==> design/flow/design.v <==
module pwm_hw(
input clk,      			 
input reset,  			     
input red,                   
input green,                 
input blue,                  
output [19:0] Red_High_HW,   
output [19:0] Red_Low_HW,    
output [19:0] Green_High_HW, 
output [19:0] Green_Low_HW,  
output [19:0] Blue_High_HW,  
output [19:0] Blue_Low_HW    
             );
HW_PWM Red(.clk(clk),.reset(reset),.Colour_input(red),.High_Count(Red_High_HW),.Low_Count(Red_Low_HW));           
HW_PWM Green(.clk(clk),.reset(reset),.Colour_input(green),.High_Count(Green_High_HW), .Low_Count(Green_Low_HW));  
HW_PWM Blue(.clk(clk),.reset(reset),.Colour_input(blue),.High_Count(Blue_High_HW), .Low_Count(Blue_Low_HW));      
endmodule
module HW_PWM(
input clk,                     
input reset,                   
input Colour_input,            
output reg [19:0] High_Count,  
output reg [19:0] Low_Count    
            );
reg PrevPwm;                   
reg [19:0]Count;               
always@(posedge clk)
begin
if (!reset)                    
    begin
	Count<=20'b0;
	High_Count<=20'b0;
	Low_Count<=20'b0;          
	PrevPwm<=1'b0;
	end
else if(Colour_input==1)       
   begin
	if(PrevPwm!=Colour_input)  
		begin
 		Low_Count<=Count;      
		PrevPwm<=1'b1;         
		Count<=20'b0;          
		end
	else
		begin                  
		Count<=Count+1'b1;     
		end
  end
else if(Colour_input==0)       
	begin
	if(PrevPwm!=Colour_input)  
		begin
		High_Count<=Count;     
		PrevPwm<=Colour_input; 
		Count<=20'b0;          
		end
else
     begin                     
     Count<=Count+1'b1;        
     end     
end
end			
endmodule			
==> design/flow/run.sh <==
#!/bin/bash
# the make line also repeats each setting of config.mk as NAME=value (left out here)
make -C /OpenROAD-flow-scripts/flow DESIGN_CONFIG=/design/flow/config.mk WORK_HOME=/design/flow/orfs CLKGATE_MAP_FILE= finish
==> design/flow/config.mk <==
export PLATFORM = sky130hd
export DESIGN_NAME = pwm_hw
export DESIGN_NICKNAME = pwm_hw
export VERILOG_FILES = /design/flow/design.v
export SDC_FILE = /design/flow/constraint.sdc
export NUM_CORES = 4
export LEC_CHECK = 0
export CAP_MARGIN = 5
export CORE_MARGIN = 7
export CORE_UTILIZATION = 23
export CTS_CLUSTER_SIZE = 22
export GPL_TIMING_DRIVEN = 0
export MAX_ROUTING_LAYER = met4
export PLACE_DENSITY_LB_ADDON = 0.0
export SLEW_MARGIN = 20
export TNS_END_PERCENT = 85
==> design/flow/constraint.sdc <==
create_clock -name core_clock -period 2.0 [get_ports {clk}]
set_input_delay 0.4000 -clock core_clock [delete_from_list [all_inputs] [get_ports {clk}]]
set_output_delay 0.4000 -clock core_clock [all_outputs]
set_load 0.01 [all_outputs]
==> job_summary.md, run 1 <==
### Yosys + OpenROAD results

| Metric | Value |
|---|---|
| I/O Pins | 125 |
| Adder share | 0.01551 |
| Syn. warnings | 1 |
| R2r endpoint | Red.Count[19] |
| Dpl hpwl | 15170 µm |
| Filler Cell Count | 3189 |
| Async SR Flop Fraction | 0 |
| Final setup fails | 0 |
| Area fraction in compound gates | 0.02465 |
| Largest net degree at the start of global routing | 17 |
| CTS HTree Levels | 4 |
| Setup TNS | 0 ns |
| End of the critical path | Red.Count[19] |
| Final setup margin | 0.08863 ns |
| Number of global-route vias before repair | 5506 |
| FF-to-FF path depth | 4 |
| CP Launch Point | Red.Count[8] |
| FP Rows | 64 |
| Vias/cell | 4.249 |
| P_clk | 0.00364 W |
| I/O Buffers | 123 |
| Overall routed net length | 21070 µm |
| Synth Seq Share | 0.5047 |
| Utilization after layout | 0.3124 |
| Critical path data arrival time | 2.25 ns |
| Final non-filler cell area | 9630 µm² |
| Area leader share | 0.5047 |
| Count leader, synth | dfxtp_1 |
| Worst path cell trace | nand4_2 -> or4_4 -> or3_1 -> a21oi_1 |
| Kind of start point of the critical path | flop |
| DR WL/cell | 16.81 µm |
| Peak VDD IR | 0.0003948 V |
| Diode count | 0 |
| Sink Count | 183 |
| Area of placed instances | 8985 µm² |
| XOR-XNOR Cells, Area Fraction | 0.04344 |
| Sequential power share | 0.478 |
| RSZ-0062 raised after global routing | false |
| Buf+Inv Stages, Crit Path | 0 |
| Simple share | 0.2105 |
| Die area | 36730 µm² |
| Nets@finish | 859 |
| Syn_nets | 717 |
| Max Cap Viol | 0 |
| P_leak | 3.206 nW |
| CP delay by family, top | simple AND/OR/NAND/NOR gates |
| Comb. cell area | 3403 µm² |
| Synth logic family | simple AND/OR/NAND/NOR gates |
| Yosys chip area | 7258 µm² |
| Final hold vios | 0 |
| Hold endpoint | Green.Count[13] |
| Relative slew slack | 0.4055 |
| Deepest clock path buffer count | 2 |
| Hold depth | 3 |
| Log Warnings | 29 |
| Mux share | 0.1724 |
| DP Cell Count | 1222 |
| Cell type with the largest total area | dfxtp_1 |
| Synth-to-Final Area Change | 32.68% |
| Largest power group | sequential cells |
| Latency at later pin | 0.42 ns |
| TritonCTS Buffers | 17 |
| Core Region | 30830 µm² |
| Avg Synthesized Cell Area | 10.32 µm² |
| Worst setup skew after layout | 0.01248 ns |
| Vias | 5324 |
| Net Sw Frac | 0.2303 |
| Max Transition Viols Final | 0 |
| HP Start | reset |
| DR DRC count | 0 |
| Sequential group power | 0.00369 W |
| P_sw | 0.001780 W |
| CTS clk-pin slew, worst paths | 0.07 ns |
| First-pass GRT wire length | 32710 µm |
| Critical path's slowest cell | or4_4 |
| Setup crit end kind | flop |
| Comb pwr share | 0.051 |
| Outcome | finished clean |
| RD Place Congestion | 0.7100 |
| Internal power | 0.005948 W |
| Flop2flop setup slack | 0.09 ns |
| Crit path required time | 2.34 ns |
| Starting DRC count in detailed routing | 192 |
| Critical Path Max Stage Delay | 0.61 ns |
| Dominant flop cell | dfxtp_1 |
| Worst-Margin Slew | 0.8917 ns |
| Post-synth EDFFs | 0 |
| Registers, synthesis | 183 |
| Worst r2r src | Red.Count[8] |
| Power density over the cells | 802.4 nW/µm² |
| 1st-pass router iterations | 4 |
| Final Instance Count excl. Fillers | 1253 |
| Synth top cells by count | dfxtp_1 (183), mux2i_1 (125), nor2b_1 (123) |
| Mapped cell area | 7258 µm² |
| Max Clock Freq | 0.5232 GHz |
| CTS Hold Buffers Added | 0 |
| Die width | 191.6 µm |
| Post-synth cell types | 33 |
| Overall Global Routing Usage | 0.1189 |
| Crit path depth | 4 |
| Root buf cell | clkbuf_16 |
| Comb pwr | 0.000397 W |
| GRT overflow | 0 |
| Top area cell types | dfxtp_1 (50%), mux2i_1 (17%), nor2b_1 (11%) |
| Reg area | 3664 µm² |
| Yosys Instances | 703 |
| Antenna Nets Post-Route | 0 |
| CP Max Fanout | 8 |
| Final Cycle Share | 0.9557 |
| Final min period | 1.911 ns |
| Min-Delay Path Class | primary input to flop |
| Initial antenna violation count | 0 |
| CTS tree | done |
| Fp util | 0.2354 |
| Post-synthesis instance total | 703 |
| Clock power share | 0.471 |
| Critical path class | flop to flop |
| Dpl ws | -0.6873 ns |
| Die y size | 191.6 µm |
final cells by class:
cell class              count  area share
well taps                 396     0.05145
inverters                  11    0.004287
clock buffers              19     0.04495
repair buffers            124      0.1286
multi-input cells         470      0.3534
flip-flops and latches    183      0.3804
clock inverters            12     0.01975
plain buffers              38     0.01715
per-stage QoR:
step	hold WS, ns	total power [W]
2_1_floorplan	0.4518	0.004042
3_3_place_gp	0.4987	0.004187
3_5_place_dp	0.5057	0.004190
4_1_cts	0.4287	0.007889
5_1_grt	0.4568	0.008075
6_report	0.4409	0.007727
metal layers:
metal  routed length, µm  global-route usage  vias up  part of all wire
met5                   0                   -        -                 0
met3                 650             0.02124       13             0.031
met2               10480              0.2013       81              0.50
li1                    -                   -     2682                 -
met1                9742              0.1448     2548              0.46
met4                 195             0.03364        0            0.0093
what timing repair did:
item	4_1_cts	5_1_grt
gates resized	3	3
hold endpoints to repair	0	0
setup buffers	0	1
pin swaps	0	2
endpoints found under the setup margin	15	23
==> inputs of run 2 (changes only) <==
- CAP_MARGIN: 5 -> 20
- CORE_MARGIN: 7 -> 2
- CORE_UTILIZATION: 23 -> 53
- CTS_CLUSTER_SIZE: 22 -> unset
- GPL_TIMING_DRIVEN: 0 -> unset
- MAX_ROUTING_LAYER: met4 -> unset
- PLACE_DENSITY_LB_ADDON: 0.0 -> 0.02
- TNS_END_PERCENT: 85 -> unset
- clock period: 2.0 -> 1.92 ns (I/O delays scaled with it)
==> job_summary.md, run 2 <==
### Yosys + OpenROAD results

| Metric | Value |
|---|---|
| GRT overflow | 0 (unchanged) |
| Final non-filler cell area | 9437 µm² (-2.0%) |
| Sink Count | 183 (unchanged) |
| Final hold vios | 0 (unchanged) |
| Internal power | 0.005837 W (-1.9%) |
| Worst path cell trace | nand4_2 -> or4_4 -> or3_1 -> a21oi_1 |
| Kind of start point of the critical path | flop |
| Setup crit end kind | flop |
| CP Max Fanout | 6 (-2) |
| CP delay by family, top | simple AND/OR/NAND/NOR gates |
| Number of global-route vias before repair | 5238 (-4.9%) |
| FP Rows | 42 (-34%) |
| Root buf cell | clkbuf_16 |
| Die width | 121.0 µm (-37%) |
| Crit path depth | 4 (unchanged) |
| Worst-Margin Slew | 0.4725 ns (-0.4193 ns) |
| Overall routed net length | 15350 µm (-27%) |
| I/O Pins | 125 (unchanged) |
| Final Cycle Share | 0.9192 (-0.03645) |
| Hold endpoint | Green.Count[14] |
| Log Warnings | 29 (unchanged) |
| Synth logic family | simple AND/OR/NAND/NOR gates |
| Net Sw Frac | 0.2229 (-0.007419) |
| Peak VDD IR | 0.0006119 V (+55%) |
| Fp util | 0.5459 (+0.3105) |
| P_clk | 0.00324 W (-11%) |
| Die area | 14650 µm² (-60%) |
| Final setup fails | 0 (unchanged) |
| Synth-to-Final Area Change | 30.01% |
| I/O Buffers | 124 (+0.81%) |
| Filler Cell Count | 1035 (-68%) |
| PostCTS Resize Cnt | 0 (-3) |
| R2r endpoint | Red.Count[19] |
| P_leak | 3.325 nW (+3.7%) |
| CTS Hold Buffers Added | 0 (unchanged) |
| Dominant flop cell | dfxtp_1 |
| CTS tree | done |
| Nets@finish | 863 (+0.47%) |
| XOR-XNOR Cells, Area Fraction | 0.04344 (unchanged) |
| Largest power group | sequential cells |
| Top area cell types | dfxtp_1 (50%), mux2i_1 (17%), nor2b_1 (11%) |
| Vias | 5336 (+0.23%) |
| Post-CTS setup buffers | 0 (unchanged) |
| Sequential group power | 0.00384 W (+4%) |
| Worst r2r src | Red.Count[11] |
| 1st-pass router iterations | 4 (unchanged) |
| Simple share | 0.2105 (unchanged) |
| Registers, synthesis | 183 (unchanged) |
| RD Place Congestion | 0.7876 (+11%) |
| Post-synth EDFFs | 0 (unchanged) |
| Antenna Nets Post-Route | 0 (unchanged) |
| Async SR Flop Fraction | 0 (unchanged) |
| TritonCTS Buffers | 17 (unchanged) |
| Flop2flop setup slack | 0.16 ns (+0.07 ns) |
| Max Cap Viol | 0 (unchanged) |
| Comb pwr share | 0.057 (+0.006) |
| Core Region | 13300 µm² (-57%) |
| Critical path data arrival time | 2.13 ns (-0.12 ns) |
| Syn_nets | 717 (unchanged) |
| First-pass GRT wire length | 25730 µm (-21%) |
| CP Launch Point | Red.Count[11] |
| Yosys chip area | 7258 µm² (unchanged) |
| Mapped cell area | 7258 µm² (unchanged) |
| Outcome | finished clean |
| Mux share | 0.1724 (unchanged) |
| Setup TNS | 0 ns (unchanged) |
| Die y size | 121.0 µm (-37%) |
| Area fraction in compound gates | 0.02465 (unchanged) |
| Starting DRC count in detailed routing | 184 (-4.2%) |
| Largest net degree at the start of global routing | 66 (+49) |
| Diode count | 0 (unchanged) |
| RSZ-0062 raised after global routing | false |
| Initial antenna violation count | 0 (unchanged) |
| Post-synth cell types | 33 (unchanged) |
| P_sw | 0.001674 W (-5.9%) |
| Relative slew slack | 0.6850 (+0.2795) |
| DR DRC count | 0 (unchanged) |
| Adder share | 0.01551 (unchanged) |
| Min-Delay Path Class | primary input to flop |
| Critical Path Max Stage Delay | 0.59 ns (-0.02 ns) |
| End of the critical path | Red.Count[19] |
| Count leader, synth | dfxtp_1 |
| Synth Seq Share | 0.5047 (unchanged) |
| Latency at later pin | 0.43 ns (about the same) |
| Hold depth | 3 (unchanged) |
| Max Transition Viols Final | 0 (unchanged) |
| Worst setup skew after layout | 0.006847 ns (-0.005629 ns) |
| Avg Synthesized Cell Area | 10.32 µm² (unchanged) |
| Dpl hpwl | 11030 µm (-27%) |
| Sequential power share | 0.511 (+0.033) |
| Vias/cell | 5.141 (+21%) |
| Clock power share | 0.431 (-0.040) |
| Syn. warnings | 1 (unchanged) |
| Power density over the cells | 795.9 nW/µm² (-0.81%) |
| Critical path class | flop to flop |
| Area of placed instances | 8887 µm² (-1.1%) |
| CTS clk-pin slew, worst paths | 0.07 ns (about the same) |
| Area leader share | 0.5047 (unchanged) |
| Comb pwr | 0.000430 W (+8.3%) |
| Crit path required time | 2.29 ns (-0.05 ns) |
| DR WL/cell | 14.78 µm (-12%) |
| FF-to-FF path depth | 4 (unchanged) |
| Overall Global Routing Usage | 0.2208 (+0.1019) |
| HP Start | reset |
| Post-synthesis instance total | 703 (unchanged) |
| Critical path's slowest cell | or4_4 |
| Yosys Instances | 703 (unchanged) |
| Final min period | 1.765 ns (-0.1464 ns) |
| Deepest clock path buffer count | 2 (unchanged) |
| CTS HTree Levels | 4 (unchanged) |
| Synth top cells by count | dfxtp_1 (183), mux2i_1 (125), nor2b_1 (123) |
| Cell type with the largest total area | dfxtp_1 |
| Total power | 0.007511 W (-2.8%) |
| Max Clock Freq | 0.5666 GHz (+8.3%) |
| Buf+Inv Stages, Crit Path | 0 (unchanged) |
run 2: area by class of cell:
type | instances | area [µm²] | area share
inverter | 11 | 41.29 | 0.004375
sequential | 183 | 3664 | 0.3882
clock buffer | 19 | 442.9 | 0.04694
timing repair buffer | 166 | 1577 | 0.1671
clock inverter | 13 | 106.4 | 0.01127
multi-input combinational | 470 | 3386 | 0.3588
tap | 176 | 220.2 | 0.02334
run 2: layer usage:
metal  wire, µm  GRT usage  vias to the layer above  part of all wire
li1           -          -                     2695                 -
met1       6734     0.2681                     2532              0.44
met2       7816     0.3866                       93              0.51
met3        572    0.04793                       16             0.037
met4        221    0.07340                        0             0.014
met5          0          0                        -                 0
run 2: metrics by stage:
stage / setup slack (ns) / cells / hold slack [ns] / util
2_1_floorplan: 0.1787 / 703 / 0.4518 / -
3_3_place_gp: 0.02504 / 1006 / 0.4762 / 0.6685
3_5_place_dp: 0.02188 / 1006 / 0.4926 / 0.6685
4_1_cts: 0.1610 / 1038 / 0.3547 / 0.7098
5_1_grt: 0.009072 / 1038 / 0.3879 / 0.7098
6_report: 0.1551 / 1038 / 0.3626 / 0.7098
==> inputs of run 3 (changes only) <==
- ABC_AREA: unset -> 0
- CORE_UTILIZATION: 53 -> 66
- GPL_ROUTABILITY_DRIVEN: unset -> 0
- MAX_ROUTING_LAYER: unset -> met4
- PLACE_DENSITY: unset -> 0.6
- PLACE_DENSITY_LB_ADDON: 0.02 -> unset
- SLEW_MARGIN: 20 -> 25
- TNS_END_PERCENT: unset -> 85
- clock period: 1.92 -> 1.43 ns (I/O delays scaled with it)
==> job_summary.md, run 3 <==
### Yosys + OpenROAD results

| Metric | Value |
|---|---|
| Outcome | complete, but fails checks |
| Layout Check Failures | setup timing |
| CTS clk-pin slew, worst paths | 0.08 ns (about the same) |
| CTS tree | done |
| Top area cell types | dfxtp_1 (50%), mux2i_1 (17%), nor2b_1 (11%) |
| CTS HTree Levels | 4 (unchanged) |
| Worst-Margin Slew | 0.5974 ns (+0.1249 ns) |
| Internal power | 0.008292 W (+42%) |
| Crit path depth | 4 (unchanged) |
| Post-synth EDFFs | 0 (unchanged) |
| Post-synthesis instance total | 703 (unchanged) |
| Overall routed net length | 32270 µm (+110%) |
| Yosys Instances | 703 (unchanged) |
| Filler Cell Count | 267 (-74%) |
| DR DRC count | 0 (unchanged) |
| Final Cycle Share | 1.216 (+0.2966) |
| Synth-to-Final Area Change | 41.04% |
| P_sw | 0.002734 W (+63%) |
| Largest power group | sequential cells |
| Buf+Inv Stages, Crit Path | 0 (unchanged) |
| Die y size | 108.9 µm (-10%) |
| Adder share | 0.01551 (unchanged) |
| Nets@finish | 928 (+7.5%) |
| Setup crit end kind | flop |
| Starting DRC count in detailed routing | 1154 (+530%) |
| Post-synth cell types | 33 (unchanged) |
| Comb pwr share | 0.066 (+0.009) |
| GRT overflow | 0 (unchanged) |
| Number of global-route vias before repair | 7007 (+34%) |
| Final min period | 1.739 ns (-0.02631 ns) |
| First-pass GRT wire length | 39180 µm (+52%) |
| Worst r2r src | Red.Count[5] |
| Vias | 7403 (+39%) |
| Latency at later pin | 0.58 ns (+0.15 ns) |
| P_leak | 4.179 nW (+26%) |
| Area fraction in compound gates | 0.02465 (unchanged) |
| Comb. cell area | 3906 µm² (+15%) |
| Syn_nets | 717 (unchanged) |
| CTS Hold Buffers Added | 0 (unchanged) |
| Final setup fails | 52 (+52) |
| Hold endpoint | Red.High_Count[17] |
| Max Transition Viols Final | 0 (unchanged) |
| Worst setup skew after layout | 0.01435 ns (+0.007506 ns) |
| I/O Buffers | 124 (unchanged) |
| Total power | 0.01103 W (+47%) |
| Flop2flop setup slack | -0.31 ns (-0.46 ns) |
| Final setup margin | -0.3086 ns (-0.4637 ns) |
| TritonCTS Buffers | 17 (unchanged) |
| Kind of start point of the critical path | flop |
| CP Launch Point | Red.Count[5] |
| Avg Synthesized Cell Area | 10.32 µm² (unchanged) |
| Net Sw Frac | 0.2480 (+0.02511) |
| Area leader share | 0.5047 (unchanged) |
| Synth logic family | simple AND/OR/NAND/NOR gates |
| Yosys chip area | 7258 µm² (unchanged) |
| Antenna Nets Post-Route | 0 (unchanged) |
| Log Warnings | 34 (+17%) |
| 1st-pass router iterations | 8 (+4) |
| Vias/cell | 6.925 (+35%) |
| Synth Seq Share | 0.5047 (unchanged) |
| Max Cap Viol | 0 (unchanged) |
| Core Region | 10790 µm² (-19%) |
| DP Cell Count | 1014 (+0.80%) |
| Hold depth | 2 (-1) |
| Deepest clock path buffer count | 2 (unchanged) |
| Syn. warnings | 1 (unchanged) |
| Power density over the cells | 1077 nW/µm² (+35%) |
| Max Clock Freq | 0.5752 GHz (+1.5%) |
| CP delay by family, top | simple AND/OR/NAND/NOR gates |
| P_clk | 0.00515 W (+59%) |
| Synth top cells by count | dfxtp_1 (183), mux2i_1 (125), nor2b_1 (123) |
| XOR-XNOR Cells, Area Fraction | 0.04344 (unchanged) |
| Overall Global Routing Usage | 0.4537 (+0.2330) |
| Fp util | 0.6725 (+0.1266) |
| Simple share | 0.2105 (unchanged) |
| Final hold vios | 0 (unchanged) |
| DR WL/cell | 30.18 µm (+100%) |
| Comb pwr | 0.000729 W (+70%) |
| R2r endpoint | Red.Count[19] |
| RSZ-0062 raised after global routing | true |
| Mapped cell area | 7258 µm² (unchanged) |
| Sequential power share | 0.467 (-0.044) |
| Critical Path Max Stage Delay | 0.59 ns (about the same) |
| Dpl hpwl | 12130 µm (+10%) |
| Dominant flop cell | dfxtp_1 |
| Registers, synthesis | 183 (unchanged) |
| Peak VDD IR | 0.001115 V (+82%) |
| Reg area | 3779 µm² (+3.1%) |
| Clock power share | 0.467 (+0.036) |
| Sequential group power | 0.00515 W (+34%) |
| I/O Pins | 125 (unchanged) |
| Count leader, synth | dfxtp_1 |
| Largest net degree at the start of global routing | 66 (unchanged) |
| Worst path cell trace | nand4_1 -> or4_4 -> or3_1 -> a21oi_2 |
| Critical path data arrival time | 2.25 ns (+0.12 ns) |
| Die area | 11850 µm² (-19%) |
| HP Start | reset |
| Critical path class | flop to flop |
| Relative slew slack | 0.5989 (-0.08613) |
| Final Instance Count excl. Fillers | 1069 (+3.0%) |
| End of the critical path | Red.Count[19] |
| Min-Delay Path Class | primary input to flop |
| Initial antenna violation count | 2 (+2) |
| Die width | 108.9 µm (-10%) |
| Critical path's slowest cell | or4_4 |
| Mux share | 0.1724 (unchanged) |
| FP Rows | 38 (-9.5%) |
| Sink Count | 183 (unchanged) |
| Root buf cell | clkbuf_8 |
| Async SR Flop Fraction | 0 (unchanged) |
| Setup TNS | -4.384 ns (-4.384 ns) |
| FF-to-FF path depth | 4 (unchanged) |
| CP Max Fanout | 6 (unchanged) |
| Crit path required time | 1.94 ns (-0.35 ns) |
| Cell type with the largest total area | dfxtp_1 |
[run 3: what timing repair did]
item | in CTS | in global routing
pin swaps | 6 | 31
resized | 316 | 220
endpoints found under the hold margin | 0 | 0
setup buffers | 1 | 21
setup endpoints to repair | 145 | 149
[run 3: cell type report]
class	instances	area share
timing repair buffer	231	0.1692
inverter	11	0.004033
sequential	183	0.3691
multi-input combinational	470	0.3816
antenna	2	0.0004889
clock buffer	24	0.04693
tap	140	0.01711
clock inverter	8	0.01161
[run 3: layer usage]
metal  vias to the layer above  wire (µm)  share of wire  global-route usage
met3                       349       3568           0.11              0.1178
met1                      3409      10570           0.33              0.4751
li1                       2833          -              -                   -
met2                       812      14660           0.45              0.7542
met4                         0       3465           0.11              0.2967
met5                         -          0              0                   -
[run 3: through the flow]
| step | worst slack (ns) | hold WS (ns) | instance area [µm²] | util |
|---|---|---|---|---|
| after detailed placement | -0.4611 | 0.5062 | 9314 | 0.8630 |
| after global routing | -0.3374 | 0.07932 | 10240 | 0.9485 |
| after floorplan | -0.09588 | 0.4388 | 7351 | - |
| after CTS | -0.2043 | 0.09583 | 10060 | 0.9321 |
| final | -0.3086 | 0.1017 | 10240 | 0.9485 |
| after global placement | -0.3826 | 0.4881 | 9314 | 0.8630 |
==> inputs of run 4 (changes only) <==
- ABC_AREA: 0 -> 1
- CORE_UTILIZATION: 66 -> 69
- CTS_CLUSTER_DIAMETER: unset -> 177
- CTS_CLUSTER_SIZE: unset -> 40
- GPL_ROUTABILITY_DRIVEN: 0 -> unset
- GPL_TIMING_DRIVEN: unset -> 0
- MAX_ROUTING_LAYER: met4 -> unset
- PLACE_DENSITY: 0.6 -> unset
- PLACE_DENSITY_LB_ADDON: unset -> 0.26
- SLEW_MARGIN: 25 -> 5
- TNS_END_PERCENT: 85 -> unset
- clock period: 1.43 -> 1.52 ns (I/O delays scaled with it)
==> job_summary.md, run 4 <==
### Yosys + OpenROAD results

| Metric | Value |
|---|---|
| Fp util | 0.6999 (+0.02736) |
| Async SR Flop Fraction | 0 (unchanged) |
| End of the critical path | Blue.Count[11] |
| Sink Count | 183 (unchanged) |
| I/O Buffers | 123 (-0.81%) |
| Synth-to-Final Area Change | 26.77% |
| Outcome | complete, but fails checks |
| Avg Synthesized Cell Area | 7.789 µm² (-25%) |
| Dominant flop cell | dfxtp_1 |
| Relative slew slack | 0.5472 (-0.05168) |
| Vias | 7642 (+3.2%) |
| Final setup fails | 1 (-98%) |
| Area fraction in compound gates | 0.2028 (+0.1781) |
| Clock power share | 0.388 (-0.079) |
| Post-synth EDFFs | 0 (unchanged) |
| Peak VDD IR | 0.0007381 V (-34%) |
| Max Transition Viols Final | 0 (unchanged) |
| Final Cycle Share | 1.065 (-0.1507) |
| Root buf cell | clkbuf_8 |
| Worst r2r src | Blue.Count[10] |
| Top cell by count, worst path | nand2_1 |
| P_clk | 0.00425 W (-17%) |
| P_sw | 0.003141 W (+15%) |
| Final setup margin | -0.09892 ns (+0.2097 ns) |
| Post-CTS setup buffers | 0 (-1) |
| Post-synth cell types | 22 (-33%) |
| Worst-Margin Slew | 0.6792 ns (+0.08181 ns) |
| Net Sw Frac | 0.2868 (+0.03882) |
| Mux share | 0 (-0.1724) |
| Flop2flop setup slack | -0.1 ns (+0.21 ns) |
| FP Rows | 37 (-2.6%) |
| First-pass GRT wire length | 35740 µm (-8.8%) |
| R2r endpoint | Blue.Count[11] |
| Synth logic family | AND-OR/OR-AND gates |
| CTS tree | done |
| Registers, synthesis | 183 (unchanged) |
| Largest net degree at the start of global routing | 18 (-73%) |
| DP Cell Count | 1170 (+15%) |
| Die width | 105.4 µm (-3.2%) |
| Count leader, synth | dfxtp_1 |
| Cell type with the largest total area | dfxtp_1 |
| Kind of start point of the critical path | flop |
| Latency at later pin | 0.55 ns (-0.03 ns) |
| Largest power group | sequential cells |
| Min-Delay Path Class | primary input to flop |
| CTS clk-pin slew, worst paths | 0.08 ns (about the same) |
| Syn_nets | 925 (+29%) |
| Yosys chip area | 7096 µm² (-2.2%) |
| Initial antenna violation count | 0 (-2) |
| Synth top cells by count | dfxtp_1 (183), o21ai_0 (144), a21oi_1 (135), nor2_1 (135), nand2_1 (84) |
| DR DRC count | 0 (unchanged) |
| TritonCTS Buffers | 17 (unchanged) |
| Buf+Inv Stages, Crit Path | 1 (+1) |
| RD Place Congestion | 0.9436 |
| Power density over the cells | 1217 nW/µm² (+13%) |
| Post-synthesis instance total | 911 (+30%) |
| Log Warnings | 30 (-12%) |
| Syn. warnings | 1 (unchanged) |
| Crit path depth | 6 (+2) |
| Top area cell types | dfxtp_1 (52%), o21ai_0 (10%), a21oi_1 (9.5%) |
| Layout Check Failures | setup timing |
| Max Cap Viol | 0 (unchanged) |
| CP Max Fanout | 5 (-1) |
| Core Region | 10140 µm² (-6.1%) |
| CTS HTree Levels | 4 (unchanged) |
| Internal power | 0.007810 W (-5.8%) |
| Vias/cell | 6.379 (-7.9%) |
| Diode count | 0 (-2) |
| Deepest clock path buffer count | 2 (unchanged) |
| Sequential group power | 0.00529 W (+3%) |
| Comb pwr | 0.00141 W (+93%) |
| DR WL/cell | 19.46 µm (-36%) |
| P_leak | 3.886 nW (-7.0%) |
| Crit path required time | 1.97 ns (+0.03 ns) |
| Dpl hpwl | 13690 µm (+13%) |
| Critical path's slowest cell | dfxtp_1 |
| CP delay by family, top | simple AND/OR/NAND/NOR gates |
| Mapped cell area | 7096 µm² (-2.2%) |
| Final hold vios | 0 (unchanged) |
| Utilization after layout | 0.8872 (-0.06133) |
| Setup crit end kind | flop |
| Synth Seq Share | 0.5163 (+0.01157) |
| Area leader share | 0.5163 (+0.01157) |
| Critical Path Max Stage Delay | 0.44 ns (-0.15 ns) |
| Sequential power share | 0.483 (+0.016) |
| Worst setup skew after layout | 0.008727 ns (-0.005626 ns) |
| Critical path data arrival time | 2.07 ns (-0.18 ns) |
| GRT overflow | 0 (unchanged) |
| 1st-pass router iterations | 9 (+1) |
| Die area | 11110 µm² (-6.3%) |
| Hold depth | 3 (+1) |
| Hold endpoint | Red.Count[1] |
| CP Launch Point | Blue.Count[10] |
| Yosys Instances | 911 (+30%) |
| Antenna Nets Post-Route | 0 (unchanged) |
| Simple share | 0.1954 (-0.01510) |
| XOR-XNOR Cells, Area Fraction | 0 (-0.04344) |
| Die y size | 105.4 µm (-3.2%) |
| Final Instance Count excl. Fillers | 1198 (+12%) |
| Starting DRC count in detailed routing | 1184 (+2.6%) |
| RSZ-0062 raised after global routing | true |
| Overall routed net length | 23310 µm (-28%) |
| Adder share | 0.01587 (+0.0003557) |
| Critical path class | flop to flop |
| Number of global-route vias before repair | 7182 (+2.5%) |
| Overall Global Routing Usage | 0.4011 (-0.05261) |
| Final min period | 1.619 ns (-0.1197 ns) |
| Worst path cell trace | nand2_1 -> nor2_1 -> inv_1 -> nor2_4 -> nand2_1 -> a21oi_1 |
| I/O Pins | 125 (unchanged) |
| Max Clock Freq | 0.6177 GHz (+7.4%) |
| Comb pwr share | 0.129 (+0.063) |
| FF-to-FF path depth | 6 (+2) |
| HP Start | reset |
| Nets@finish | 1064 (+15%) |
## run 4: area by class of cell
| cell class | count | area, µm² |
|---|---|---|
| Buffer | 40 | 201.4 |
| Clock buffer | 19 | 441.7 |
| Clock inverter | 12 | 112.6 |
| Fill cell | 516 | 1144 |
| Inverter | 83 | 315.3 |
| Multi-Input combinational cell | 602 | 2998 |
| Sequential cell | 183 | 3672 |
| Tap cell | 136 | 170.2 |
| Timing Repair Buffer | 123 | 1084 |
## run 4: timing repair
action                                  in CTS  in global routing
endpoints found under the setup margin     148                 95
hold buffers                                 0                  0
gates resized                              131                 42
pin swaps                                    0                  1
## run 4: through the flow
stage	instance area (µm²)	power, W	setup TNS, ns	hold WS, ns	setup slack, ns
2_1_floorplan	7096	0.006081	0	0.4297	0.2997
3_3_place_gp	8497	0.006815	-53.70	0.4411	-0.4355
3_5_place_dp	8497	0.006872	-62.47	0.4555	-0.5533
4_1_cts	8920	0.01078	0	0.1821	0.002767
5_1_grt	8995	0.01121	-0.4258	0.1773	-0.2150
6_report	8995	0.01095	-0.09892	0.1633	-0.09892
## run 4: routing by layer
metal / track usage / share of wire
met5: 0 / 0
met4: 0.2229 / 0.053
met3: 0.07978 / 0.10
met2: 0.6594 / 0.47
met1: 0.4932 / 0.37
==> inputs of run 5 (changes only) <==
- ABC_AREA: 1 -> 0
- CORE_UTILIZATION: 69 -> 66
- CTS_CLUSTER_DIAMETER: 177 -> unset
- CTS_CLUSTER_SIZE: 40 -> unset
- GPL_ROUTABILITY_DRIVEN: unset -> 0
- GPL_TIMING_DRIVEN: 0 -> unset
- MAX_ROUTING_LAYER: unset -> met4
- PLACE_DENSITY: unset -> 0.6
- PLACE_DENSITY_LB_ADDON: 0.26 -> unset
- SETUP_SLACK_MARGIN: unset -> 0.34
- SLEW_MARGIN: 5 -> 25
- TNS_END_PERCENT: unset -> 85
- clock period: 1.52 -> 1.1 ns (I/O delays scaled with it)
==> job_summary.md, run 5 <==
## Implementation flow summary

| Metric | Value |
|---|---|
| Simple share | 0.2105 (+0.01510) |
| Synth top cells by count | dfxtp_1 (183), mux2i_1 (125), nor2b_1 (123) |
| Async SR Flop Fraction | 0 (unchanged) |
| Post-synthesis instance total | 703 (-23%) |
| Syn_nets | 717 (-22%) |
| Yosys Instances | 703 (-23%) |
| Dpl ws | -0.6788 ns (-0.1255 ns) |
| XOR-XNOR Cells, Area Fraction | 0.04344 (+0.04344) |
| Dpl hpwl | 14330 µm (+4.6%) |
| Registers, synthesis | 183 (unchanged) |
| FP Rows | 38 (+2.7%) |
| Synth Seq Share | 0.5047 (-0.01157) |
| Post-synth EDFFs | 0 (unchanged) |
| Fp util | 0.6725 (-0.02736) |
| Failed at | clock tree synthesis |
| Die width | 108.9 µm (+3.3%) |
| Die area | 11850 µm² (+6.7%) |
| I/O Buffers | 124 (+0.81%) |
| Adder share | 0.01551 (-0.0003557) |
| Outcome | aborted with a tool error |
| Core Region | 10790 µm² (+6.5%) |
| Area leader share | 0.5047 (-0.01157) |
| Area fraction in compound gates | 0.02465 (-0.1781) |
| Top area cell types | dfxtp_1 (50%), mux2i_1 (17%), nor2b_1 (11%) |
| Post-synth cell types | 33 (+50%) |
| Dominant flop cell | dfxtp_1 |
| Syn. warnings | 1 (unchanged) |
| Yosys chip area | 7258 µm² (+2.3%) |
| Mux share | 0.1724 (+0.1724) |
| Synth logic family | simple AND/OR/NAND/NOR gates |
| Count leader, synth | dfxtp_1 |
| Cell type with the largest total area | dfxtp_1 |
| Die y size | 108.9 µm (+3.3%) |
| Error | [ERROR DPL-0038] Utilization greater than 100%, impossible to legalize |
| Mapped cell area | 7258 µm² (+2.3%) |
| I/O Pins | 125 (unchanged) |
| Avg Synthesized Cell Area | 10.32 µm² (+33%) |
[run 5: through the flow]
step	instance area, µm²	hold slack [ns]	cells	utilization	TNS, ns
after floorplan	7910	0.3860	703	-	-8.245
after global placement	9774	0.4353	1038	0.9056	-67.34
after detailed placement	9774	0.4519	1038	0.9056	-79.46
==> inputs of run 6 (changes only) <==
- ABC_AREA: 0 -> 1
- CELL_PAD_IN_SITES_GLOBAL_PLACEMENT: unset -> 1
- CORE_UTILIZATION: 66 -> 39
- CTS_CLUSTER_DIAMETER: unset -> 340
- CTS_CLUSTER_SIZE: unset -> 100
- GPL_ROUTABILITY_DRIVEN: 0 -> unset
- HOLD_SLACK_MARGIN: unset -> 0.29
- MAX_ROUTING_LAYER: met4 -> unset
- PLACE_DENSITY: 0.6 -> unset
- SETUP_SLACK_MARGIN: 0.34 -> 0.46
- SLEW_MARGIN: 25 -> 20
- TNS_END_PERCENT: 85 -> 20
- clock period: 1.1 -> 2.0 ns (I/O delays scaled with it)
==> job_summary.md, run 6 <==
### Yosys + OpenROAD results

| Metric | Value |
|---|---|
| Outcome | finished clean |
| Die y size | 138.9 µm (+28%) |
| Final non-filler cell area | 9265 µm² |
| CP delay by family, top | buffers and inverters |
| Largest net degree at the start of global routing | 37 |
| P_sw | 0.002188 W |
| Mapped cell area | 7096 µm² (-2.2%) |
| Synth Seq Share | 0.5163 (+0.01157) |
| Flop2flop setup slack | 0.54 ns |
| P_clk | 0.00362 W |
| CTS Hold Buffers Added | 0 |
| FF-to-FF path depth | 8 |
| Reg area | 3664 µm² |
| Core Region | 17900 µm² (+66%) |
| CTS tree | done |
| Overall Global Routing Usage | 0.1977 |
| Comb pwr | 0.00110 W |
| Synth-to-Final Area Change | 30.58% |
| Critical path's slowest cell | clkdlybuf4s50_1 |
| Relative slew slack | 0.6596 |
| Top area cell types | dfxtp_1 (52%), o21ai_0 (10%), a21oi_1 (9.5%) |
| CP Launch Point | Red.High_Count[7] |
| Initial antenna violation count | 0 |
| Latency at later pin | 0.43 ns |
| Post-synth EDFFs | 0 (unchanged) |
| Vias | 6303 |
| XOR-XNOR Cells, Area Fraction | 0 (-0.04344) |
| Fp util | 0.3964 (-0.2762) |
| Area leader share | 0.5163 (+0.01157) |
| First-pass GRT wire length | 30930 µm |
| Worst setup skew after layout | 0.009248 ns |
| Critical path class | flop to primary output |
| Area of placed instances | 8601 µm² (-12%) |
| FP Rows | 49 (+29%) |
| Buf+Inv Stages, Crit Path | 1 |
| I/O Pins | 125 (unchanged) |
| Sequential group power | 0.00401 W |
| Critical path data arrival time | 1.33 ns |
| Max Cap Viol | 0 |
| DR WL/cell | 14.75 µm |
| Comb. cell area | 2938 µm² |
| Max Transition Viols Final | 0 |
| Worst path cell trace | clkdlybuf4s50_1 |
| Syn_nets | 925 (+29%) |
| Deepest clock path buffer count | 2 |
| Diode count | 0 |
| Dpl hpwl | 13600 µm (-5.1%) |
| Crit path required time | 1.60 ns |
| Dominant flop cell | dfxtp_1 |
| I/O Buffers | 124 (unchanged) |
| Sink Count | 183 |
| HP Start | Red.Count[0] |
| CTS clk-pin slew, worst paths | 0.07 ns |
| Simple share | 0.1954 (-0.01510) |
| End of the critical path | Red_High_HW[7] |
| P_leak | 3.892 nW |
| Starting DRC count in detailed routing | 455 |
| Async SR Flop Fraction | 0 (unchanged) |
| Final Cycle Share | 0.8630 |
| Final setup fails | 0 |
| Nets@finish | 1042 |
| Vias/cell | 4.963 |
| Final min period | 1.726 ns |
| Number of global-route vias before repair | 6037 |
| Largest power group | sequential cells |
| Hold endpoint | Red.Count[0] |
| RD Place Congestion | 0.8260 |
| Clock power share | 0.415 |
| Die area | 19290 µm² (+63%) |
| TritonCTS Buffers | 17 |
| Root buf cell | clkbuf_16 |
| Synth top cells by count | dfxtp_1 (183), o21ai_0 (144), a21oi_1 (135), nor2_1 (135), nand2_1 (84) |
| Avg Synthesized Cell Area | 7.789 µm² (-25%) |
| Mux share | 0 (-0.1724) |
| Worst r2r src | Green.Count[1] |
| Power density over the cells | 942.0 nW/µm² |
| Post-synth cell types | 22 (-33%) |
| Worst-Margin Slew | 0.5106 ns |
| Antenna Nets Post-Route | 0 |
| CTS HTree Levels | 4 |
| RSZ-0062 raised after global routing | true |
| GRT overflow | 0 |
| Yosys chip area | 7096 µm² (-2.2%) |
| Filler Cell Count | 1699 |
| 1st-pass router iterations | 5 |
| Peak VDD IR | 0.0005943 V |
| Hold slack | 0.4643 ns |
| Final hold vios | 0 |
| Syn. warnings | 1 (unchanged) |
| Log Warnings | 33 |
| Area fraction in compound gates | 0.2028 (+0.1781) |
| R2r endpoint | Green.Count[18] |
| Comb pwr share | 0.126 |
| Yosys Instances | 911 (+30%) |
| Min-Delay Path Class | flop to flop |
| Registers, synthesis | 183 (unchanged) |
| Internal power | 0.006540 W |
| Setup TNS | 0 ns |
| Setup crit end kind | primary output |
| Max Clock Freq | 0.5794 GHz |
| Kind of start point of the critical path | flop |
| Adder share | 0.01587 (+0.0003557) |
| Die width | 138.9 µm (+28%) |
| Overall routed net length | 18730 µm |
| DR DRC count | 0 |
| Net Sw Frac | 0.2507 |
| Cell type with the largest total area | dfxtp_1 |
| Hold depth | 1 |
| Crit path depth | 1 |
| Count leader, synth | dfxtp_1 |
| Critical Path Max Stage Delay | 0.55 ns |
| Synth logic family | AND-OR/OR-AND gates |
| Post-synthesis instance total | 911 (+30%) |
| Sequential power share | 0.459 |
| CP Max Fanout | 2 |
## run 6: through the flow
stage | util | instances | power [W] | setup slack, ns
global placement | 0.4804 | 1238 | 0.005224 | 0.07233
CTS | 0.5142 | 1270 | 0.008840 | 0.2502
global route | 0.5175 | 1270 | 0.009110 | 0.2357
finish | 0.5175 | 1270 | 0.008728 | 0.2741
floorplan | - | 911 | 0.004621 | 0.6837
detailed placement | 0.4804 | 1238 | 0.005240 | 0.02376
## run 6: cell type report
class,instances,share of cell area
Sequential cell,183,0.3954
Tap cell,229,0.03093
Clock buffer,19,0.04781
Timing Repair Buffer,141,0.1545
Clock inverter,13,0.02066
Inverter,83,0.03363
Multi-Input combinational cell,602,0.3171
## run 6: repair_timing
action / in CTS / in global routing
setup buffers: 0 / 0
gates resized: 24 / 24
setup endpoints to repair: 120 / 121
## run 6: routing by layer
layer  global-route usage  wire (µm)  vias up
li1                     -          -     3244
met5                    0          0        -
met4              0.06114        333        0
met1               0.2623       8892     2903
met3              0.04731        763       24
met2               0.3207       8744      132
==> inputs of run 7 (changes only) <==
- CELL_PAD_IN_SITES_GLOBAL_PLACEMENT: 1 -> unset
- CORE_UTILIZATION: 39 -> 72
- CTS_CLUSTER_DIAMETER: 340 -> 243
- CTS_CLUSTER_SIZE: 100 -> 22
- HOLD_SLACK_MARGIN: 0.29 -> unset
- PLACE_DENSITY_LB_ADDON: unset -> 0.01
- SETUP_SLACK_MARGIN: 0.46 -> 0.27
- TNS_END_PERCENT: 20 -> unset
- clock period: 2.0 -> 0.94 ns (I/O delays scaled with it)
==> job_summary.md, run 7 <==
## Implementation flow summary

| Metric | Value |
|---|---|
| Count leader, synth | dfxtp_1 |
| Synth Seq Share | 0.5163 (unchanged) |
| Cell type with the largest total area | dfxtp_1 |
| Die y size | 103.3 µm (-26%) |
| Post-synth cell types | 22 (unchanged) |
| Area fraction in compound gates | 0.2028 (unchanged) |
| Async SR Flop Fraction | 0 (unchanged) |
| Dominant flop cell | dfxtp_1 |
| Synth logic family | AND-OR/OR-AND gates |
| I/O Pins | 125 (unchanged) |
| Top area cell types | dfxtp_1 (52%), o21ai_0 (10%), a21oi_1 (9.5%) |
| Area leader share | 0.5163 (unchanged) |
| I/O Buffers | 124 (unchanged) |
| Error | [ERROR DPL-0038] Utilization greater than 100%, impossible to legalize |
| Die width | 103.3 µm (-26%) |
| Post-synthesis instance total | 911 (unchanged) |
| Registers, synthesis | 183 (unchanged) |
| Mapped cell area | 7096 µm² (unchanged) |
| Post-synth EDFFs | 0 (unchanged) |
| Core Region | 9684 µm² (-46%) |
| Syn_nets | 925 (unchanged) |
| Syn. warnings | 1 (unchanged) |
| Die area | 10660 µm² (-45%) |
| Simple share | 0.1954 (unchanged) |
| Mux share | 0 (unchanged) |
| Synth top cells by count | dfxtp_1 (183), o21ai_0 (144), a21oi_1 (135), nor2_1 (135), nand2_1 (84) |
| Yosys chip area | 7096 µm² (unchanged) |
| Avg Synthesized Cell Area | 7.789 µm² (unchanged) |
| Adder share | 0.01587 (unchanged) |
| Fp util | 0.7327 (+0.3363) |
| XOR-XNOR Cells, Area Fraction | 0 (unchanged) |
| FP Rows | 36 (-27%) |
| RD Place Congestion | 0.9328 (+13%) |
| Failed at | detailed placement |
| Yosys Instances | 911 (unchanged) |
| Outcome | aborted with a tool error |
==> run 7: stage by stage <==
step           worst slack [ns]  TNS, ns  instance area [µm²]  power, W  cells
3_3_place_gp            -0.5916   -94.81                 9813   0.01163   1263
2_1_floorplan           -0.1930   -14.71                 7617   0.01027    911
==> inputs of run 8 (changes only) <==
- ABC_AREA: 1 -> unset
- CORE_UTILIZATION: 72 -> 64
- CTS_CLUSTER_DIAMETER: 243 -> unset
- CTS_CLUSTER_SIZE: 22 -> unset
- HOLD_SLACK_MARGIN: unset -> 0.3
- PLACE_DENSITY: unset -> 0.6
- PLACE_DENSITY_LB_ADDON: 0.01 -> unset
- SETUP_SLACK_MARGIN: 0.27 -> 0.32
- clock period: 0.94 -> 1.03 ns (I/O delays scaled with it)
==> job_summary.md, run 8 <==
## Implementation flow summary

| Metric | Value |
|---|---|
| Async SR Flop Fraction | 0 (unchanged) |
| Adder share | 0.01551 (-0.0003557) |
| I/O Buffers | 124 (unchanged) |
| Yosys Instances | 703 (-23%) |
| Area fraction in compound gates | 0.02465 (-0.1781) |
| Die y size | 110.5 µm (+7.0%) |
| Yosys chip area | 7258 µm² (+2.3%) |
| Area leader share | 0.5047 (-0.01157) |
| FP Rows | 38 (+5.6%) |
| Synth Seq Share | 0.5047 (-0.01157) |
| Area of placed instances | 10200 µm² |
| Die area | 12210 µm² (+14%) |
| Simple share | 0.2105 (+0.01510) |
| Synth top cells by count | dfxtp_1 (183), mux2i_1 (125), nor2b_1 (123) |
| Dominant flop cell | dfxtp_1 |
| I/O Pins | 125 (unchanged) |
| DP Cell Count | 1082 |
| Avg Synthesized Cell Area | 10.32 µm² (+33%) |
| Synth logic family | simple AND/OR/NAND/NOR gates |
| Syn. warnings | 1 (unchanged) |
| Post-synth cell types | 33 (+50%) |
| Outcome | aborted with a tool error |
| Top area cell types | dfxtp_1 (50%), mux2i_1 (17%), nor2b_1 (11%) |
| XOR-XNOR Cells, Area Fraction | 0.04344 (+0.04344) |
| Syn_nets | 717 (-22%) |
| Post-synth EDFFs | 0 (unchanged) |
| Count leader, synth | dfxtp_1 |
| Cell type with the largest total area | dfxtp_1 |
| Registers, synthesis | 183 (unchanged) |
| Core Region | 10940 µm² (+13%) |
| Die width | 110.5 µm (+7.0%) |
| Error | [ERROR DPL-0038] Utilization greater than 100%, impossible to legalize |
| Mapped cell area | 7258 µm² (+2.3%) |
| Failed at | clock tree synthesis |
| Dpl ws | -0.8510 ns |
| RD Place Congestion | 0.8556 (-8.3%) |
| Fp util | 0.6637 (-0.06896) |
| Mux share | 0.1724 (+0.1724) |
| Dpl hpwl | 15830 µm |
| Post-synthesis instance total | 703 (-23%) |
## run 8: through the flow
step	utilization	hold slack [ns]	setup TNS [ns]	power, W
floorplan	-	0.3720	-9.995	0.008090
detailed placement	0.9325	0.4486	-96.80	0.008371
global placement	0.9325	0.4357	-81.52	0.008308
==> inputs of run 9 (changes only) <==
- CORE_UTILIZATION: 64 -> 50
- CTS_CLUSTER_SIZE: unset -> 40
- HOLD_SLACK_MARGIN: 0.3 -> unset
- PLACE_DENSITY: 0.6 -> unset
- SETUP_SLACK_MARGIN: 0.32 -> -0.1
- clock period: 1.03 -> 0.992 ns (I/O delays scaled with it)
==> job_summary.md, run 9 <==
### Yosys + OpenROAD results

| Metric | Value |
|---|---|
| XOR-XNOR Cells, Area Fraction | 0.04344 (unchanged) |
| Clock power share | 0.434 |
| Worst path cell trace | nand4_1 -> or4_4 -> or3_1 -> a21oi_1 |
| Yosys Instances | 703 (unchanged) |
| Vias | 6494 |
| Die width | 124.5 µm (+13%) |
| 1st-pass router iterations | 4 |
| Max Transition Viols Final | 0 |
| Final hold vios | 0 |
| Min-Delay Path Class | primary input to flop |
| Deepest clock path buffer count | 2 |
| Critical Path Max Stage Delay | 0.57 ns |
| First-pass GRT wire length | 33550 µm |
| CP Max Fanout | 6 |
| Final min period | 1.642 ns |
| Root buf cell | clkbuf_16 |
| GRT overflow | 0 |
| Core Region | 14370 µm² (+31%) |
| Synth Seq Share | 0.5047 (unchanged) |
| Overall routed net length | 23180 µm |
| Net Sw Frac | 0.2329 |
| Hold depth | 4 |
| Yosys chip area | 7258 µm² (unchanged) |
| Synth logic family | simple AND/OR/NAND/NOR gates |
| Count leader, synth | dfxtp_1 |
| R2r endpoint | Red.Count[17] |
| Final Cycle Share | 1.656 |
| Cell type with the largest total area | dfxtp_1 |
| Peak VDD IR | 0.001151 V |
| Power density over the cells | 1250 nW/µm² |
| Die y size | 124.5 µm (+13%) |
| Total power | 0.01565 W |
| Max Clock Freq | 0.6089 GHz |
| P_leak | 5.265 nW |
| Area fraction in compound gates | 0.02465 (unchanged) |
| Adder share | 0.01551 (unchanged) |
| Diode count | 0 |
| Sink Count | 183 |
| Overall Global Routing Usage | 0.2676 |
| Nets@finish | 1047 |
| I/O Buffers | 124 (unchanged) |
| Dpl hpwl | 12140 µm (-23%) |
| Area leader share | 0.5047 (unchanged) |
| CP Launch Point | Red.Count[5] |
| Crit path depth | 4 |
| Critical path's slowest cell | or4_4 |
| Buf+Inv Stages, Crit Path | 0 |
| Post-synthesis instance total | 703 (unchanged) |
| Outcome | complete, but fails checks |
| I/O Pins | 125 (unchanged) |
| Largest net degree at the start of global routing | 46 |
| Critical path class | flop to flop |
| Number of global-route vias before repair | 6529 |
| Simple share | 0.2105 (unchanged) |
| Critical path data arrival time | 2.01 ns |
| FF-to-FF path depth | 4 |
| Post-synth cell types | 33 (unchanged) |
| RSZ-0062 raised after global routing | true |
| Final Instance Count excl. Fillers | 1230 |
| Dpl ws | -0.7558 ns (+0.09521 ns) |
| Synth-to-Final Area Change | 72.54% |
| Die area | 15500 µm² (+27%) |
| End of the critical path | Red.Count[17] |
| HP Start | reset |
| GR Util met3 | 0.06186 |
| Worst-Margin Slew | 0.3889 ns |
| Post-synth EDFFs | 0 (unchanged) |
| Async SR Flop Fraction | 0 (unchanged) |
| Starting DRC count in detailed routing | 406 |
| Kind of start point of the critical path | flop |
| Area of placed instances | 10140 µm² (-0.58%) |
| Top area cell types | dfxtp_1 (50%), mux2i_1 (17%), nor2b_1 (11%) |
| Worst setup skew after layout | 0.007121 ns |
| RD Place Congestion | 0.8272 (-3.3%) |
| CP delay by family, top | simple AND/OR/NAND/NOR gates |
| Final setup fails | 302 |
| Avg Synthesized Cell Area | 10.32 µm² (unchanged) |
| Syn. warnings | 1 (unchanged) |
| Grt peak-use layer | met2 |
| Max Cap Viol | 0 |
| Initial antenna violation count | 0 |
| DR DRC count | 0 |
| Comb pwr share | 0.092 |
| Setup crit end kind | flop |
| Comb pwr | 0.00144 W |
| Largest power group | sequential cells |
| Latency at later pin | 0.44 ns |
| Met2 Use GR | 0.4462 |
| Final setup margin | -0.6503 ns |
| Internal power | 0.01201 W |
| Sequential group power | 0.00743 W |
| Synth top cells by count | dfxtp_1 (183), mux2i_1 (125), nor2b_1 (123) |
| Hold endpoint | Green.Count[14] |
| P_clk | 0.00679 W |
| Dominant flop cell | dfxtp_1 |
| Log Warnings | 33 |
| DR WL/cell | 18.85 µm |
| TritonCTS Buffers | 17 |
| Flop2flop setup slack | -0.65 ns |
| Filler Cell Count | 677 |
| Fp util | 0.5051 (-0.1586) |
| Final non-filler cell area | 12520 µm² |
| DP Cell Count | 1129 (+4.3%) |
| Crit path required time | 1.36 ns |
| FP Rows | 44 (+16%) |
| Met1 usage | 0.3331 |
| Vias/cell | 5.280 |
| CTS tree | done |
| Mapped cell area | 7258 µm² (unchanged) |
| Antenna Nets Post-Route | 0 |
| Worst r2r src | Red.Count[5] |
| CTS HTree Levels | 4 |
| Sequential power share | 0.474 |
| Mux share | 0.1724 (unchanged) |
| P_sw | 0.003647 W |
| Layout Check Failures | setup timing |
| Registers, synthesis | 183 (unchanged) |
| Relative slew slack | 0.7388 |
| Syn_nets | 717 (unchanged) |
| CTS clk-pin slew, worst paths | 0.07 ns |
run 9: what timing repair did:
| item | in CTS | in global routing |
|---|---|---|
| hold buffers | 0 | 0 |
| endpoints found under the setup margin | 273 | 270 |
| setup buffers | 32 | 34 |
| gates cloned | 9 | 4 |
| gates resized | 766 | 154 |
| pin swaps | 49 | 58 |
run 9: final cells by class:
type                    count  area, µm²  area share
clock inverters            12      121.4    0.009691
flip-flops and latches    183       3892      0.3108
inverters                  11      46.29    0.003697
multi-input cells         470       4180      0.3338
well taps                 184      230.2     0.01838
repair buffers            350       3596      0.2871
clock buffers              20      456.7     0.03647
run 9: layer usage:
metal,vias up,wire length (µm)
li1,3056,-
met1,3170,9549
met2,208,11660
met3,60,1141
met4,0,828
met5,-,0
run 9: metrics by stage:
| step | util | setup TNS, ns | hold slack, ns |
|---|---|---|---|
| after floorplan | - | -21.32 | 0.3644 |
| after CTS | 0.8016 | -42.89 | 0.1863 |
| after global placement | 0.7056 | -99.62 | 0.4946 |
| after global routing | 0.8716 | -58.79 | 0.2046 |
| final | 0.8716 | -47.83 | 0.1984 |
| after detailed placement | 0.7056 | -103.87 | 0.5060 |
==> inputs of run 10 (changes only) <==
- CAP_MARGIN: 20 -> 10
- CELL_PAD_IN_SITES_DETAIL_PLACEMENT: unset -> 2
- CELL_PAD_IN_SITES_GLOBAL_PLACEMENT: unset -> 1
- CORE_UTILIZATION: 50 -> 46
- CTS_CLUSTER_SIZE: 40 -> 34
- GPL_ROUTABILITY_DRIVEN: unset -> 0
- HOLD_SLACK_MARGIN: unset -> 0.07
- MAX_ROUTING_LAYER: unset -> met5
- PLACE_DENSITY_LB_ADDON: unset -> 0.09
- SETUP_SLACK_MARGIN: -0.1 -> 0.08
- clock period: 0.992 -> 2.07 ns (I/O delays scaled with it)
==> job_summary.md, run 10 <==
## Implementation flow summary

| Metric | Value |
|---|---|
| Die area | 16800 µm² (+8.4%) |
| Synth top cells by count | dfxtp_1 (183), mux2i_1 (125), nor2b_1 (123) |
| Synth logic family | simple AND/OR/NAND/NOR gates |
| Adder share | 0.01551 (unchanged) |
| Dpl ws | -0.002989 ns (+0.7528 ns) |
| Syn. warnings | 1 (unchanged) |
| Yosys Instances | 703 (unchanged) |
| I/O Pins | 125 (unchanged) |
| Async SR Flop Fraction | 0 (unchanged) |
| Post-synth EDFFs | 0 (unchanged) |
| DP Cell Count | 1026 (-9.1%) |
| Outcome | aborted with a tool error |
| Area leader share | 0.5047 (unchanged) |
| Die y size | 129.6 µm (+4.1%) |
| Area of placed instances | 8833 µm² (-13%) |
| Registers, synthesis | 183 (unchanged) |
| Syn_nets | 717 (unchanged) |
| Fp util | 0.4739 (-0.03120) |
| Die width | 129.6 µm (+4.1%) |
| Failed at | clock tree synthesis |
| Mux share | 0.1724 (unchanged) |
| Post-synthesis instance total | 703 (unchanged) |
| Error | [ERROR DPL-0033] detailed placement checks failed during check placement. |
| Dpl hpwl | 17300 µm (+43%) |
| Simple share | 0.2105 (unchanged) |
| Post-synth cell types | 33 (unchanged) |
| I/O Buffers | 124 (unchanged) |
| Dominant flop cell | dfxtp_1 |
| Synth Seq Share | 0.5047 (unchanged) |
| Area fraction in compound gates | 0.02465 (unchanged) |
| Core Region | 15310 µm² (+6.6%) |
| Cell type with the largest total area | dfxtp_1 |
| Count leader, synth | dfxtp_1 |
| XOR-XNOR Cells, Area Fraction | 0.04344 (unchanged) |
| Yosys chip area | 7258 µm² (unchanged) |
| Top area cell types | dfxtp_1 (50%), mux2i_1 (17%), nor2b_1 (11%) |
| Avg Synthesized Cell Area | 10.32 µm² (unchanged) |
| Mapped cell area | 7258 µm² (unchanged) |
| FP Rows | 45 (+2.3%) |
==> run 10: metrics by stage <==
step / TNS (ns) / util
floorplan: 0 / -
global placement: 0 / 0.5768
detailed placement: -0.003395 / 0.5768
==> inputs of run 11 (changes only) <==
- CAP_MARGIN: 10 -> 20
- CELL_PAD_IN_SITES_DETAIL_PLACEMENT: 2 -> unset
- CELL_PAD_IN_SITES_GLOBAL_PLACEMENT: 1 -> unset
- CORE_UTILIZATION: 46 -> 64
- CTS_CLUSTER_SIZE: 34 -> 31
- GPL_ROUTABILITY_DRIVEN: 0 -> unset
- HOLD_SLACK_MARGIN: 0.07 -> 0.3
- MAX_ROUTING_LAYER: met5 -> unset
- PLACE_DENSITY: unset -> 0.6
- PLACE_DENSITY_LB_ADDON: 0.09 -> unset
- SETUP_SLACK_MARGIN: 0.08 -> 0.3
- clock period: 2.07 -> 0.994 ns (I/O delays scaled with it)
==> job_summary.md, run 11 <==
## Implementation flow summary

| Metric | Value |
|---|---|
| Post-synthesis instance total | 703 (unchanged) |
| Synth top cells by count | dfxtp_1 (183), mux2i_1 (125), nor2b_1 (123) |
| Adder share | 0.01551 (unchanged) |
| Fp util | 0.6637 (+0.1898) |
| Outcome | aborted with a tool error |
| Yosys Instances | 703 (unchanged) |
| I/O Buffers | 124 (unchanged) |
| RD Place Congestion | 0.8565 |
| Dpl ws | -0.8737 ns (-0.8707 ns) |
| Async SR Flop Fraction | 0 (unchanged) |
| Post-synth cell types | 33 (unchanged) |
| Dominant flop cell | dfxtp_1 |
| Syn. warnings | 1 (unchanged) |
| Synth logic family | simple AND/OR/NAND/NOR gates |
| Registers, synthesis | 183 (unchanged) |
| FP Rows | 38 (-16%) |
| Top area cell types | dfxtp_1 (50%), mux2i_1 (17%), nor2b_1 (11%) |
| Syn_nets | 717 (unchanged) |
| Dpl hpwl | 16410 µm (-5.2%) |
| Cell type with the largest total area | dfxtp_1 |
| Avg Synthesized Cell Area | 10.32 µm² (unchanged) |
| I/O Pins | 125 (unchanged) |
| Area leader share | 0.5047 (unchanged) |
| Yosys chip area | 7258 µm² (unchanged) |
| Failed at | clock tree synthesis |
| Die area | 12210 µm² (-27%) |
| Error | [ERROR DPL-0038] Utilization greater than 100%, impossible to legalize |
| Area fraction in compound gates | 0.02465 (unchanged) |
| Synth Seq Share | 0.5047 (unchanged) |
| Mapped cell area | 7258 µm² (unchanged) |
| Area of placed instances | 10200 µm² (+15%) |
| Simple share | 0.2105 (unchanged) |
| DP Cell Count | 1082 (+5.5%) |
| Count leader, synth | dfxtp_1 |
| Mux share | 0.1724 (unchanged) |
| XOR-XNOR Cells, Area Fraction | 0.04344 (unchanged) |
| Core Region | 10940 µm² (-29%) |
| Die y size | 110.5 µm (-15%) |
| Post-synth EDFFs | 0 (unchanged) |
| Die width | 110.5 µm (-15%) |
[run 11: per-stage QoR]
stage | power [W] | TNS, ns
after detailed placement | 0.008683 | -104.85
after global placement | 0.008609 | -90.27
after floorplan | 0.008383 | -13.23
==> inputs of run 12 (changes only) <==
- HOLD_SLACK_MARGIN: 0.3 -> 0.28
- SETUP_SLACK_MARGIN: 0.3 -> 0.31
- clock period: 0.994 -> 1.04 ns (I/O delays scaled with it)
==> job_summary.md, run 12 <==
## Implementation flow summary

| Metric | Value |
|---|---|
| Outcome | aborted with a tool error |
| Failed at | clock tree synthesis |
| Error | [ERROR DPL-0038] Utilization greater than 100%, impossible to legalize |
| Die y size | 110.5 µm (unchanged) |
| I/O Pins | 125 (unchanged) |
| Count leader, synth | dfxtp_1 |
| Die area | 12210 µm² (unchanged) |
| Syn_nets | 717 (unchanged) |
| Adder share | 0.01551 (unchanged) |
| Die width | 110.5 µm (unchanged) |
| Dpl hpwl | 15870 µm (-3.3%) |
| Mux share | 0.1724 (unchanged) |
| XOR-XNOR Cells, Area Fraction | 0.04344 (unchanged) |
| Fp util | 0.6637 (unchanged) |
| Area fraction in compound gates | 0.02465 (unchanged) |
| Post-synth cell types | 33 (unchanged) |
| Yosys Instances | 703 (unchanged) |
| Mapped cell area | 7258 µm² (unchanged) |
| Synth logic family | simple AND/OR/NAND/NOR gates |
| Post-synth EDFFs | 0 (unchanged) |
| FP Rows | 38 (unchanged) |
| Synth top cells by count | dfxtp_1 (183), mux2i_1 (125), nor2b_1 (123) |
| Post-synthesis instance total | 703 (unchanged) |
| Avg Synthesized Cell Area | 10.32 µm² (unchanged) |
| RD Place Congestion | 0.8545 (-0.23%) |
| Top area cell types | dfxtp_1 (50%), mux2i_1 (17%), nor2b_1 (11%) |
| Async SR Flop Fraction | 0 (unchanged) |
| Yosys chip area | 7258 µm² (unchanged) |
| Synth Seq Share | 0.5047 (unchanged) |
| Cell type with the largest total area | dfxtp_1 |
| Simple share | 0.2105 (unchanged) |
| Area leader share | 0.5047 (unchanged) |
| Dominant flop cell | dfxtp_1 |
| Core Region | 10940 µm² (unchanged) |
| Syn. warnings | 1 (unchanged) |
| I/O Buffers | 124 (unchanged) |
| Registers, synthesis | 183 (unchanged) |
==> run 12: per-stage QoR <==
stage	instance area [µm²]	setup WS (ns)	util	hold slack (ns)	std cells
after floorplan	8020	-0.4856	-	0.3740	703
after global placement	10200	-0.7601	0.9325	0.4357	1082
after detailed placement	10200	-0.8719	0.9325	0.4494	1082
==> inputs of run 13 (changes only) <==
- CORE_UTILIZATION: 64 -> 66
- CTS_CLUSTER_SIZE: 31 -> 40
- HOLD_SLACK_MARGIN: 0.28 -> unset
- PLACE_DENSITY: 0.6 -> unset
- SETUP_SLACK_MARGIN: 0.31 -> unset
- clock period: 1.04 -> 1.3 ns (I/O delays scaled with it)
==> job_summary.md, run 13 <==
## Implementation flow summary

| Metric | Value |
|---|---|
| Die area | 11850 µm² (-2.9%) |
| TritonCTS Buffers | 17 |
| Error | [ERROR DPL-0038] Utilization greater than 100%, impossible to legalize |
| Die width | 108.9 µm (-1.5%) |
| Mux share | 0.1724 (unchanged) |
| Syn_nets | 717 (unchanged) |
| XOR-XNOR Cells, Area Fraction | 0.04344 (unchanged) |
| Outcome | aborted with a tool error |
| Die y size | 108.9 µm (-1.5%) |
| Synth top cells by count | dfxtp_1 (183), mux2i_1 (125), nor2b_1 (123) |
| Post-synth cell types | 33 (unchanged) |
| Cell type with the largest total area | dfxtp_1 |
| Async SR Flop Fraction | 0 (unchanged) |
| Post-synth EDFFs | 0 (unchanged) |
| Mapped cell area | 7258 µm² (unchanged) |
| Syn. warnings | 1 (unchanged) |
| Yosys chip area | 7258 µm² (unchanged) |
| Dominant flop cell | dfxtp_1 |
| Failed at | global routing |
| Root buf cell | clkbuf_8 |
| Synth Seq Share | 0.5047 (unchanged) |
| Fp util | 0.6725 (+0.008772) |
| DP Cell Count | 1019 (-5.8%) |
| CTS HTree Levels | 4 |
| Adder share | 0.01551 (unchanged) |
| Core Region | 10790 µm² (-1.3%) |
| Simple share | 0.2105 (unchanged) |
| Deepest clock path buffer count | 2 |
| Dpl hpwl | 12420 µm (-22%) |
| Sink Count | 183 |
| Avg Synthesized Cell Area | 10.32 µm² (unchanged) |
| I/O Buffers | 124 (unchanged) |
| I/O Pins | 125 (unchanged) |
| Area leader share | 0.5047 (unchanged) |
| Registers, synthesis | 183 (unchanged) |
| Top area cell types | dfxtp_1 (50%), mux2i_1 (17%), nor2b_1 (11%) |
| Synth logic family | simple AND/OR/NAND/NOR gates |
| Count leader, synth | dfxtp_1 |
| Area of placed instances | 9390 µm² (-7.9%) |
| FP Rows | 38 (unchanged) |
| Yosys Instances | 703 (unchanged) |
| Area fraction in compound gates | 0.02465 (unchanged) |
| Post-synthesis instance total | 703 (unchanged) |
| RD Place Congestion | 0.8267 (-3.3%) |
==> run 13: per-stage QoR <==
step	setup slack (ns)	hold slack, ns	setup TNS (ns)
CTS	-0.3094	0.07592	-2.121
detailed placement	-0.5569	0.5056	-57.50
global placement	-0.5332	0.4930	-48.89
floorplan	-0.2259	0.4262	-1.895
==> run 13: what timing repair did <==
action                                  CTS
endpoints found under the setup margin  165
pin swaps                                27
cloned                                    3
buffers inserted                          9
hold buffers                              0
gates resized                           636
endpoints found under the hold margin     0
No activity file was given, so power comes from the tool's default toggle rates.
